## run 1
Design ALU, start of the top module:
module ALU (
    input         clk,         
    input         rst,         
    input         i_vld,       
    input  [31:0] i_a,         
    input  [31:0] i_b,         
    input         opcode,      
    output reg [31:0] o_res,   
    output reg    o_res_vld,   
    output reg    overflow     
);
For scale: ~4500 cells after synthesis, ~100 I/O pins, ~40000 sq um of cells after synthesis.
Settings: LEC_CHECK=0, CAP_MARGIN=20, CORE_MARGIN=2, CORE_UTILIZATION=72, GPL_ROUTABILITY_DRIVEN=1, MAX_ROUTING_LAYER=met5, PLACE_DENSITY=0.78, SLEW_MARGIN=20; clock period 8.06 ns.
run.sh (not shown) runs the stock make flow with config.mk's settings and CLKGATE_MAP_FILE=.
Flow for run 1 halted at global routing, error code ODB-0269.
> inputs changed (run 1 -> run 2)
- ABC_AREA newly set to 1
- PLACE_DENSITY changed from 0.78 to 0.6
- GPL_ROUTABILITY_DRIVEN removed (was 1)
- MAX_ROUTING_LAYER removed (was met5)
- the clock period (ns, I/O delays scaled along) changed from 8.06 to 9.31
Notes after the runs:
- Run 2 went all the way through the flow, and no timing, DRC or antenna check failed.
- Run 1 did not finish; a tool error ended it in global routing.
- Run 2 — core utilization before placement 0.66 points lower, run 1 as reference
- Re count of H-tree levels built during CTS: run 1 and run 2 aren't equal, and the higher value belongs to run 1.
- Post-DP HPWL (higher): run 2
- From run 1 to run 2 the numbers moved as follows: y dimension of the die saw an increase, share of the yosys chip area belonging to registers saw a decrease.
- The run showing the smaller die size is run 1.
- For count of distinct cell types in the synthesized netlist, dividing the value from run 1 by the value from run 2 gives 1.8.
Input changes introduced in run 3 (baseline for comparison: run 2):
- putting PLACE_DENSITY_LB_ADDON at 0.24 where nothing was set
- clearing PLACE_DENSITY, which used to be 0.6
- putting SETUP_SLACK_MARGIN at -0.0 where nothing was set
- putting CTS_CLUSTER_SIZE at 34 where nothing was set
- clearing ABC_AREA, which used to be 1
- swapping 9.31 for 8.07 in the clock period (ns, I/O delays scaled along)
--- outcome ---
[run 3] met1 wire length rose 1.9% relative to run 2
Run 3 ended up with a higher clock skew than run 2 did.
Synthesized cell count (run 3 / run 2): 0.77
Run 2 did not stop at any stage, and its layout met the timing, design-rule and antenna checks.
Run 3 finished every stage; the final checks, however, were not passed, the failures being negative setup slack.
For run 4, these inputs were changed with respect to run 3:
- SETUP_SLACK_MARGIN removed (was -0.0)
- PLACE_DENSITY newly set to 0.6
- CTS_CLUSTER_SIZE removed (was 34)
- CORE_UTILIZATION changed from 72 to 40
- PLACE_DENSITY_LB_ADDON removed (was 0.24)
- the clock period (ns, I/O delays scaled along) changed from 8.07 to 9.0
## What came out
Area growth from synthesis to layout (higher): run 3
Across both runs, final cell count was higher for run 4 than for run 3.
Run 4 finished every step from synthesis to the final layout, and the layout passed the timing, design-rule and antenna checks.
In run 3 the implementation ran to completion but is not tape-out ready, as the final checks report negative setup slack.
[compare] base=run 3 new=run 4: setup slack grew by 1130 ps, maximum frequency rose by 2.3%.
> inputs changed (run 4 -> run 5)
- changing CORE_UTILIZATION from 40 to 72
- changing PLACE_DENSITY from 0.6 to 0.68
- setting SETUP_SLACK_MARGIN to 1.39 for the first time
- setting CTS_CLUSTER_SIZE to 37 for the first time
==> comparison <==
On arrival time at the worst endpoint: between run 5 and run 4, it ends up higher for run 5.
Cell total after placement (run 5 over run 4): decrease, 635
Compared with run 4, in run 5 clock-buffer cell count saw a decrease; vertical die dimension saw a decrease; die boundary width saw a decrease; part of the cycle the worst path needs saw an increase; final estimated routing congestion in global placement saw an increase.

========
Setup of violet:
Starting RTL as in the previous note.
// ALU
module ALU (
    input         clk,         
    input         rst,         
    input         i_vld,       
    input  [31:0] i_a,         
    input  [31:0] i_b,         
    input         opcode,      
    output reg [31:0] o_res,   
    output reg    o_res_vld,   
    output reg    overflow     
);
make LEC_CHECK=0 CAP_MARGIN=20 CORE_MARGIN=2 CORE_UTILIZATION=72 CTS_CLUSTER_SIZE=37 HOLD_SLACK_MARGIN=-0.09 SETUP_SLACK_MARGIN=0.14 SLEW_MARGIN=20 finish   # period 7.23 ns
violet never completed; the flow aborted with a tool error in global routing (5_1_grt).
[inputs] onyx vs violet
- PLACE_DENSITY: unset -> 0.6
- CORE_UTILIZATION: 72 -> 40
- CTS_CLUSTER_SIZE: 37 -> unset
- SETUP_SLACK_MARGIN: 0.14 -> 0.55
- HOLD_SLACK_MARGIN: -0.09 -> unset
- the clock period (ns, I/O delays scaled along): 7.23 -> 8.8
### Flow results
onyx completed every stage of the flow, and the final layout passed the timing, design-rule and antenna checks. Synthesized area: onyx vs violet identical. onyx has instance count after placement with tap cells included above what violet had. Floorplan die height in onyx is about 34% higher than in violet. On die outline area, the lower figure sits with violet, not onyx.
The inputs of yarrow differ from those of onyx as listed below.
- CORE_UTILIZATION: 40 -> 57
- SETUP_SLACK_MARGIN: 0.55 -> unset
Findings:
- Final core area utilization sits higher in yarrow than in onyx.
- From onyx to yarrow, max-slew violation count did not move at all.
- yarrow vs. onyx: final worst setup slack went down by 210 ps.

========
Starting RTL as in the previous note.
Design ALU, start of the top module:
module ALU (
    input         clk,         
    input         rst,         
    input         i_vld,       
    input  [31:0] i_a,         
    input  [31:0] i_b,         
    input         opcode,      
    output reg [31:0] o_res,   
    output reg    o_res_vld,   
    output reg    overflow     
);
Settings: LEC_CHECK=0, CAP_MARGIN=20, CORE_MARGIN=2, CORE_UTILIZATION=71, GPL_ROUTABILITY_DRIVEN=1, HOLD_SLACK_MARGIN=-0.07, MAX_ROUTING_LAYER=met5, SETUP_SLACK_MARGIN=-0.57, SLEW_MARGIN=20; clock period 7.6 ns.
The first run finished but fails on max-capacitance violations, max-slew violations, negative setup slack.
==> next run, changes <==
- CTS_CLUSTER_DIAMETER: unset -> 136
- HOLD_SLACK_MARGIN: -0.07 -> unset
- SETUP_SLACK_MARGIN: -0.57 -> -0.69
- clock period: 7.6 -> 7.06 ns (I/O delays scaled with it)
The new run aborted during 5_1_grt on GRT-0232.
Die size is unchanged.
Area after synthesis stays the same.
Synthesized cell count does not change.
==> next run, changes <==
- CORE_UTILIZATION: 71 -> 66
- CTS_CLUSTER_DIAMETER: 136 -> unset
- SETUP_SLACK_MARGIN: -0.69 -> 0.27
- clock period: 7.06 -> 8.06 ns (I/O delays scaled with it)
What happened: Now the flow finished but failed the layout checks on negative setup slack; area after synthesis is unchanged; die area goes up by a little under a tenth; synthesized cell count does not change.
==> next run, changes <==
- CORE_UTILIZATION: 66 -> 72
- CTS_CLUSTER_SIZE: unset -> 37
- HOLD_SLACK_MARGIN: unset -> -0.09
After rerunning: Now the flow did not get past 5_1_grt with GRT-0232; synthesized area does not change; die size went down by 8.2%; synthesized cell count does not change.
==> next run, changes <==
- CTS_CLUSTER_SIZE: 37 -> unset
- GPL_ROUTABILITY_DRIVEN: 1 -> unset
- HOLD_SLACK_MARGIN: -0.09 -> unset
- MAX_ROUTING_LAYER: met5 -> unset
- SETUP_SLACK_MARGIN: 0.27 -> 0.14
- clock period: 8.06 -> 8.35 ns (I/O delays scaled with it)
The new run completed and failed the layout checks on negative setup slack.
Die area stays the same.
Synthesized area does not change.
Synthesized cell count does not change.
==> next run, changes <==
- CTS_CLUSTER_SIZE: unset -> 34
- HOLD_SLACK_MARGIN: unset -> -0.08
- PLACE_DENSITY: unset -> 0.66
- SETUP_SLACK_MARGIN: 0.14 -> 0.89
- clock period: 8.35 -> 8.07 ns (I/O delays scaled with it)
Outcome:
- The changed run did not get past 5_1_grt
- die area does not change
- synthesized area is unchanged
- synthesized cell count does not change
